==> build 61 <==
// DOUBLY_PIPELINE
module DOUBLY_PIPELINE(clk,xi,yi,r,ang,xf,yf);
input signed[15:0] xi,yi;
input clk;
output reg signed [15:0] r,ang;
output reg signed [15:0] xf,yf;
 wire signed [15:0] ri,angi;
 wire  signed [15:0] xfi,yfi;
wire  signed [15:0] g1,g2,g3,g4,g5,g6,g7,g8;
ROTATING x1(clk,xi,yi,g1,g2,g3,g4,g5,g6,g7,g8,xfi,yfi);     
VECTORING x2(clk,xi,yi,g1,g2,g3,g4,g5,g6,g7,g8,ri,angi);  
always @(*)
begin 
xf<=xfi;
yf<=yfi;  
r<=ri;
ang<=angi;
end
endmodule
make LEC_CHECK=0 CAP_MARGIN=10 CORE_MARGIN=2 CORE_UTILIZATION=72 CTS_CLUSTER_SIZE=57 HOLD_SLACK_MARGIN=-0.1 SETUP_SLACK_MARGIN=1.53 SLEW_MARGIN=20 finish   # period 12.1 ns
run.sh (not shown) runs the stock make flow with config.mk's settings and CLKGATE_MAP_FILE=.
==> inputs of build 60, as changes to build 61 <==
==> flow/config.mk (replaced) <==
export PLATFORM = sky130hd
export DESIGN_NAME = DOUBLY_PIPELINE
export DESIGN_NICKNAME = DOUBLY_PIPELINE
export VERILOG_FILES = /design/flow/design.v
export SDC_FILE = /design/flow/constraint.sdc
export NUM_CORES = 4
export LEC_CHECK = 0
export ABC_AREA = 1
export CAP_MARGIN = 20
export CORE_MARGIN = 2
export CORE_UTILIZATION = 51
export CTS_CLUSTER_DIAMETER = 260
export GPL_TIMING_DRIVEN = 0
export MAX_ROUTING_LAYER = met5
export PLACE_DENSITY_LB_ADDON = 0.01
export SETUP_SLACK_MARGIN = 1.84
export SLEW_MARGIN = 20
==> flow/constraint.sdc (replaced) <==
create_clock -name core_clock -period 20.3 [get_ports {clk}]
set_input_delay 4.0600 -clock core_clock [delete_from_list [all_inputs] [get_ports {clk}]]
set_output_delay 4.0600 -clock core_clock [all_outputs]
set_load 0.01 [all_outputs]
==> results <==
Build 60 completed without violations. Build 61 died in 5_1_grt. Between build 61 and build 60, the lower die area is in build 61 (gap about 27%, measured against build 60). Of build 61 and build 60, build 60 has the higher synthesized cell count (gap about 10%, measured against build 60). Between build 61 and build 60, the lower synthesized area is in build 60 (gap 2.8%, measured against build 60).
==> figures <==
                                                                                              build 61    build 60
Yosys aoi share                                                                                  0.224       0.111
Post-synthesis share of cell area spent on full adders, half adders and majority gates           0.225       0.229
Floorplan die width                                                                             325 µm      380 µm
Simple-Gate Fraction of Synth Area                                                               0.138       0.235
Post-synth mux share                                                                            0.0218           0
# Cells Yosys                                                                                     8922        9884
Std cell rows                                                                                      117         138
Area reported by Yosys stat                                                                  74200 µm²   72100 µm²
Sequential element share of the synthesized area                                                 0.202       0.208
Syn avg cell area                                                                             8.32 µm²    7.30 µm²
Synth Net Count                                                                                  10.1k       11.1k
Netlist cell types                                                                                 146          72
Outcome                                                                                 did not finish  timing/DRC/antenna clean
Stage where the flow stopped                                                                   5_1_grt           -
Effective utilization at floorplan                                                               0.727       0.512
Fraction of post-synthesis cell area in the top cell type by area                                0.202       0.208
Number of setup buffers added after CTS                                                            197           0
Placed cells                                                                                     11.7k       11.9k
Number of clock buffers inserted by TritonCTS                                                       82          87
Die y size                                                                                      325 µm      380 µm
Syn Inst Count                                                                                    8922        9884
Combined area of all synthesized cells                                                       74200 µm²   72100 µm²
Final estimated routing congestion in global placement                                           0.982       0.902
HPWL after detailed placement                                                                190000 µm   138000 µm

---

==> inputs of run a <==
==> flow/design.v <==
module DOUBLY_PIPELINE(clk,xi,yi,r,ang,xf,yf);
input signed[15:0] xi,yi;
input clk;
output reg signed [15:0] r,ang;
output reg signed [15:0] xf,yf;
 wire signed [15:0] ri,angi;
 wire  signed [15:0] xfi,yfi;
wire  signed [15:0] g1,g2,g3,g4,g5,g6,g7,g8;
ROTATING x1(clk,xi,yi,g1,g2,g3,g4,g5,g6,g7,g8,xfi,yfi);     
VECTORING x2(clk,xi,yi,g1,g2,g3,g4,g5,g6,g7,g8,ri,angi);  
always @(*)
begin 
xf<=xfi;
yf<=yfi;  
r<=ri;
ang<=angi;
end
endmodule
module ROTATING(clk,xi,yi,a1,a2,a3,a4,a5,a6,a7,a8,xf,yf);
input signed[15:0] xi,yi;
input   signed [15:0] a1,a2,a3,a4,a5,a6,a7,a8;
input clk;
output reg  signed [15:0] xf,yf;
reg  signed [15:0] x1,x2,x3,x4,x5,x6,x7,x8;
reg  signed [15:0] y1,y2,y3,y4,y5,y6,y7,y8;
wire signed [15:0] angle45,angle26,angle14,angle7,angle3_5,angle1_79,angle0_89,angle0_44;
reg  signed [15:0] angle_i [8:0];  
wire signed [15:0] s = 16'd607;
assign angle45 = 16'd4500;
assign angle26 = 16'd2657;
assign angle14 = 16'd1404;
assign angle7 = 16'd713;
assign angle3_5 = 16'd358;
assign angle1_79 = 16'd179;
assign angle0_89 = 16'd89;
assign angle0_44 = 16'd44;
always @(posedge clk)
begin  
    angle_i[0] <= angle45 ;
	    x1<= xi + yi;   
		y1<= yi - xi;
	   if (angle_i[0] > a2)
		begin 
		x2<= x1 - (y1>>>1);  
		y2<= y1 + (x1>>>1); 
		angle_i[1] <= angle_i[0] - angle26 ; 
		end 
	   else
		begin 
		x2<= x1+(y1>>>1); 
		y2<= y1-(x1>>>1);
	    angle_i[1] <= angle_i[0] + angle26 ;  
	   end
	 if (angle_i[1] > a3)
	    begin 
		 angle_i[2] <= angle_i[1] - angle14 ;  
		  x3<= x2 - (y2>>>2); 
		  y3<= y2 +(x2>>>2);
		end 
		else 
		begin 
	      angle_i[2] <= angle_i[1] + angle14 ;  
		  x3<= x2+(y2>>>2); 
		  y3<= y2-(x2>>>2);
		end 
	if (angle_i[2] > a4)
	    begin 
		  angle_i[3] <= angle_i[2] - angle7 ;  
		  x4<= x3 - (y3>>>3); 
		  y4<= y3 +(x3>>>3);
		 end 
		else 
		begin 
	     angle_i[3] <= angle_i[2] + angle7 ;  
		  x4<= x3+(y3>>>3); 
		  y4<= y3-(x3>>>3);
		end 
		if (angle_i[3] > a5)
	    begin 
			angle_i[4] <= angle_i[3] - angle3_5 ;  
			x5<= x4 - (y4>>>4); 
			y5<= y4 + (x4>>>4);
		 end 
		else 
		begin
			angle_i[4] <= angle_i[3] + angle3_5 ;  
			x5<= x4+(y4>>>4); 
			y5<= y4-(x4>>>4);
		end 
	   if (angle_i[4] > a6)
	    begin 
			angle_i[5] <= angle_i[4] - angle1_79 ;  
			x6<= x5 - (y5>>>5); 
			y6<= y5 +(x5>>>5);
		end
		else 
		begin 
	       angle_i[5] <= angle_i[4] + angle1_79 ;  
		   x6<= x5+(y5>>>5); 
		   y6<= y5-(x5>>>5);
		end 
		if (angle_i[5] > a7)
	    begin 
			angle_i[6] <= angle_i[5] - angle0_89 ;  
			x7<= x6 - (y6>>>6); 
			y7<= y6 +(x6>>>6);
		end
		else 
		begin 
			angle_i[6] <= angle_i[5] + angle0_89;  
			x7<= x6+(y6>>>6); 
			y7<= y6-(x6>>>6);
		end 
		if (angle_i[6] > a8)
	     begin 
			angle_i[7] <= angle_i[6] - angle0_44 ;  
			x8<= x7 - (y7>>>7); 
			y8<= y7 +(x7>>>7);
		 end 
		 else 
         begin 	     
			angle_i[7] <= angle_i[6] + angle0_44 ;  
			x8<= x7+(y7>>>7); 
			y8<= y7-(x7>>>7);
		 end  
      xf <=  (s*x8)/1000 ;
      yf <=  (s*y8)/1000 ;	  
end 
endmodule
module VECTORING(clk,a0,b0,ang1,ang2,ang3,ang4,ang5,ang6,ang7,ang8,r,ang);
input signed[15:0]a0,b0;
input clk;
  output reg signed [15:0]r,ang;  
  output reg signed[15:0] ang1,ang2,ang3,ang4,ang5,ang6,ang7,ang8;  
  reg signed [15:0] a1,a2,a3,a4,a5,a6,a7,a8;
  reg signed [15:0] b1,b2,b3,b4,b5,b6,b7,b8;
  reg signed[15:0] angle_x1,angle_x2,angle_x3,angle_x4,angle_x5,angle_x6,angle_x7,angle_x8;
wire signed [15:0] v = 16'd0607;
wire [15:0] angle_c0 = 16'd4500;
wire [15:0] angle_c1 = 16'd2657;
wire [15:0] angle_c2 = 16'd1404;
wire [15:0] angle_c3 = 16'd713;
wire [15:0] angle_c4 = 16'd358;
wire [15:0] angle_c5 = 16'd179;
wire [15:0] angle_c6 = 16'd089;
wire [15:0] angle_c7 = 16'd044; 
  always @ (posedge clk)
   begin
      a1<=a0+b0;
      b1<=b0-a0;
      angle_x1 <= angle_c0;
	  ang1 <= angle_x1;
    if(b1 < 0)  
   begin
      a2<= a1 - (b1>>>1);
      b2<= b1 + (a1>>>1);
     angle_x2<=angle_x1-angle_c1;
	   ang2<= angle_x2;
     end
    else
   begin
      a2<=a1+(b1>>>1);
      b2<=b1-(a1>>>1);
      angle_x2<=angle_x1+angle_c1;
	  ang2<= angle_x2;
    end
     if(b2<0)
	begin
     a3<=a2-(b2>>>2);
     b3<=b2+(a2>>>2);
     angle_x3<=angle_x2-angle_c2;
	  ang3<= angle_x3;
     end
  	else
  	begin
      a3<=a2+(b2>>>2);
      b3<=b2-(a2>>>2);
      angle_x3<=angle_x2+angle_c2;
	  ang3<= angle_x3;
	end
     if(b3<0)
	begin
     a4<=a3-(b3>>>3);
     b4<=b3+(a3>>>3);
     angle_x4<=angle_x3-angle_c3;
	 ang4<=angle_x4;
     end
  	else
  	begin
      a4<=a3+(b3>>>3);
      b4<=b3-(a3>>>3);
     angle_x4<=angle_x3+angle_c3;
	 ang4<=angle_x4;
	end
     if(b4<0)
	begin
     a5<=a4-(b4>>>4);
     b5<=b4+(a4>>>4);
      angle_x5<=angle_x4-angle_c4;
	   ang5<=angle_x5;
     end
  	else
  	begin
      a5<=a4+(b4>>>4);
      b5<=b4-(a4>>>4);
      angle_x5<=angle_x4+angle_c4;
	   ang5<=angle_x5;
	end
     if(b5<0)
	begin
     a6<=a5-(b5>>>5);
     b6<=b5+(a5>>>5);
    angle_x6<=angle_x5-angle_c5;
	 ang6<=angle_x6;
     end
  	else
  	begin
      a6<=a5+(b5>>>5);
      b6<=b5-(a5>>>5);
      angle_x6<=angle_x5+angle_c5;
	  ang6<=angle_x6;
	end
     if(b6<0)
	begin
     a7<=a6-(b6>>>6);
     b7<=b6+(a6>>>6);
     angle_x7<=angle_x6-angle_c6;
	 ang7<=angle_x7;
     end
  	else
  	begin
     a7<=a6+(b6>>>6);
     b7<=b6-(a6>>>6);
      angle_x7<=angle_x6+angle_c6;
	  ang7<=angle_x7;
 	 end
     if(b7<0)
	begin
      a8<=a7-(b7>>>7);
      b8<=b7+(a7>>>7);
      angle_x8<=angle_x7-angle_c7;
	  ang8<=angle_x8;
     end
  	else
      begin
      a8<=a7+(b7>>>7);
      b8<=b7-(a7>>>7);
       angle_x8<=angle_x7-angle_c7;
	   ang8<=angle_x8;
     end
r<=v*a8/1000;
ang<=angle_x8;
end
endmodule
==> flow/run.sh <==
#!/bin/bash
# the make line also repeats each setting of config.mk as NAME=value (left out here)
make -C /OpenROAD-flow-scripts/flow DESIGN_CONFIG=/design/flow/config.mk WORK_HOME=/design/flow/orfs CLKGATE_MAP_FILE= finish
==> flow/config.mk <==
export PLATFORM = sky130hd
export DESIGN_NAME = DOUBLY_PIPELINE
export DESIGN_NICKNAME = DOUBLY_PIPELINE
export VERILOG_FILES = /design/flow/design.v
export SDC_FILE = /design/flow/constraint.sdc
export NUM_CORES = 4
export LEC_CHECK = 0
export ABC_AREA = 0
export CAP_MARGIN = 10
export CELL_PAD_IN_SITES_DETAIL_PLACEMENT = 1
export CORE_ASPECT_RATIO = 1.28
export CORE_MARGIN = 2
export CORE_UTILIZATION = 71
export CTS_CLUSTER_DIAMETER = 342
export CTS_CLUSTER_SIZE = 80
export GPL_ROUTABILITY_DRIVEN = 0
export GPL_TIMING_DRIVEN = 0
export MAX_ROUTING_LAYER = met4
export PLACE_DENSITY_LB_ADDON = 0.25
export SETUP_SLACK_MARGIN = -2.0
export SLEW_MARGIN = 10
==> flow/constraint.sdc <==
create_clock -name core_clock -period 31.4 [get_ports {clk}]
set_input_delay 6.2800 -clock core_clock [delete_from_list [all_inputs] [get_ports {clk}]]
set_output_delay 6.2800 -clock core_clock [all_outputs]
set_load 0.01 [all_outputs]
==> inputs of run b, as changes to run a <==
ABC_AREA = 1   (was 0)
CAP_MARGIN = 35   (was 10)
CELL_PAD_IN_SITES_DETAIL_PLACEMENT = not set   (was 1)
CORE_ASPECT_RATIO = not set   (was 1.28)
CTS_CLUSTER_DIAMETER = 221   (was 342)
CTS_CLUSTER_SIZE = 16   (was 80)
GPL_TIMING_DRIVEN = 1   (was 0)
MAX_ROUTING_LAYER = not set   (was met4)
PLACE_DENSITY_LB_ADDON = not set   (was 0.25)
SETUP_SLACK_MARGIN = not set   (was -2.0)
SLEW_MARGIN = 20   (was 10)
==> flow/constraint.sdc (replaced) <==
create_clock -name core_clock -period 15.0 [get_ports {clk}]
set_input_delay 3.0000 -clock core_clock [delete_from_list [all_inputs] [get_ports {clk}]]
set_output_delay 3.0000 -clock core_clock [all_outputs]
set_load 0.01 [all_outputs]
==> inputs of run c, as changes to run a <==
ABC_AREA = not set   (was 0)
CAP_MARGIN = 20   (was 10)
CELL_PAD_IN_SITES_DETAIL_PLACEMENT = not set   (was 1)
CORE_ASPECT_RATIO = 1.62   (was 1.28)
CORE_UTILIZATION = 72   (was 71)
CTS_CLUSTER_DIAMETER = not set   (was 342)
CTS_CLUSTER_SIZE = not set   (was 80)
GPL_ROUTABILITY_DRIVEN = not set   (was 0)
GPL_TIMING_DRIVEN = not set   (was 0)
MAX_ROUTING_LAYER = not set   (was met4)
PLACE_DENSITY_LB_ADDON = not set   (was 0.25)
SETUP_SLACK_MARGIN = not set   (was -2.0)
SLEW_MARGIN = 20   (was 10)
TNS_END_PERCENT = 5   (was not set)
==> flow/constraint.sdc (replaced) <==
create_clock -name core_clock -period 16.9 [get_ports {clk}]
set_input_delay 3.3800 -clock core_clock [delete_from_list [all_inputs] [get_ports {clk}]]
set_output_delay 3.3800 -clock core_clock [all_outputs]
set_load 0.01 [all_outputs]
==> inputs of run d, as changes to run a <==
ABC_AREA = not set   (was 0)
CAP_MARGIN = 20   (was 10)
CELL_PAD_IN_SITES_DETAIL_PLACEMENT = not set   (was 1)
CORE_ASPECT_RATIO = not set   (was 1.28)
CORE_UTILIZATION = 40   (was 71)
CTS_CLUSTER_DIAMETER = not set   (was 342)
CTS_CLUSTER_SIZE = not set   (was 80)
GPL_ROUTABILITY_DRIVEN = not set   (was 0)
GPL_TIMING_DRIVEN = not set   (was 0)
MAX_ROUTING_LAYER = not set   (was met4)
PLACE_DENSITY_LB_ADDON = not set   (was 0.25)
SETUP_SLACK_MARGIN = not set   (was -2.0)
SLEW_MARGIN = 20   (was 10)
==> flow/constraint.sdc (replaced) <==
create_clock -name core_clock -period 22.5 [get_ports {clk}]
set_input_delay 4.5000 -clock core_clock [delete_from_list [all_inputs] [get_ports {clk}]]
set_output_delay 4.5000 -clock core_clock [all_outputs]
set_load 0.01 [all_outputs]
==> summary of the runs <==
- Run d finished with timing, DRC and antenna clean. Run c aborted during global routing (5_1_grt). Run a ended with an error in detailed placement (3_5_place_dp), error DPL-0033. Run b finished but failed the layout checks on setup timing.
- In run d the clock skew is lower than in run b, by 0.028 ns.
- Between run b and run d, the lower hold slack is in run d (gap 0.00085 ns).
- Setup slack: run b is worse than run d (2.0 ns).
- Between run b and run d, the lower critical path depth is in run d (gap 47).
- Between run b and run d, the lower sequential share of layout area is in run b (gap 0.42 points).
- In run b the wire length is higher than in run d, by 0.68%.
- In run d the first-iteration DRC count is smaller than in run b, by about 21%.
- Of run b and run d, run b has the higher synthesized cell count (gap about 11%, measured against run d).
==> figures <==
	run a	run b	run c	run d
Number of max-cap violations	-	0	-	0
Highest net fanout along the worst path	-	8	-	36
Die Y-Extent	370 um	323 um	413 um	435 um
Share of synthesized cell area in and-or and or-and compound cells	0.224	0.111	0.224	0.224
Combinational cell area excluding buffers and inverters	-	54500 um^2	-	54500 um^2
DRC violations left	-	0	-	0
Detail Route met3 WL	-	9.74 mm	-	6.39 mm
Share of the cycle needed by the critical path after routing	-	1.03	-	0.933
Startpoint of the most critical register-to-register path	-	x2.a8[5]	-	x2.a8[5]
Final clock skew	-	0.0604 ns	-	0.0324 ns
Share of the final layout cell area in sequential cells	-	0.181	-	0.185
Outcome	aborted with a tool error	finished with violations	aborted with a tool error	finished clean
Last stage reached	detailed placement (3_5_place_dp)	-	global routing (5_1_grt)	-
Layout check failures	-	setup timing	-	-
Clock buffers	-	53	-	120
Netlist area before placement	74200 um^2	72100 um^2	74200 um^2	74200 um^2
Drt first pass iters	-	12	-	6
Hold slack	-	0.327 ns	-	0.326 ns
Number of setup violations in the final report	-	13	-	0
DRC violation total after the first TritonRoute iteration	-	4780	-	3761
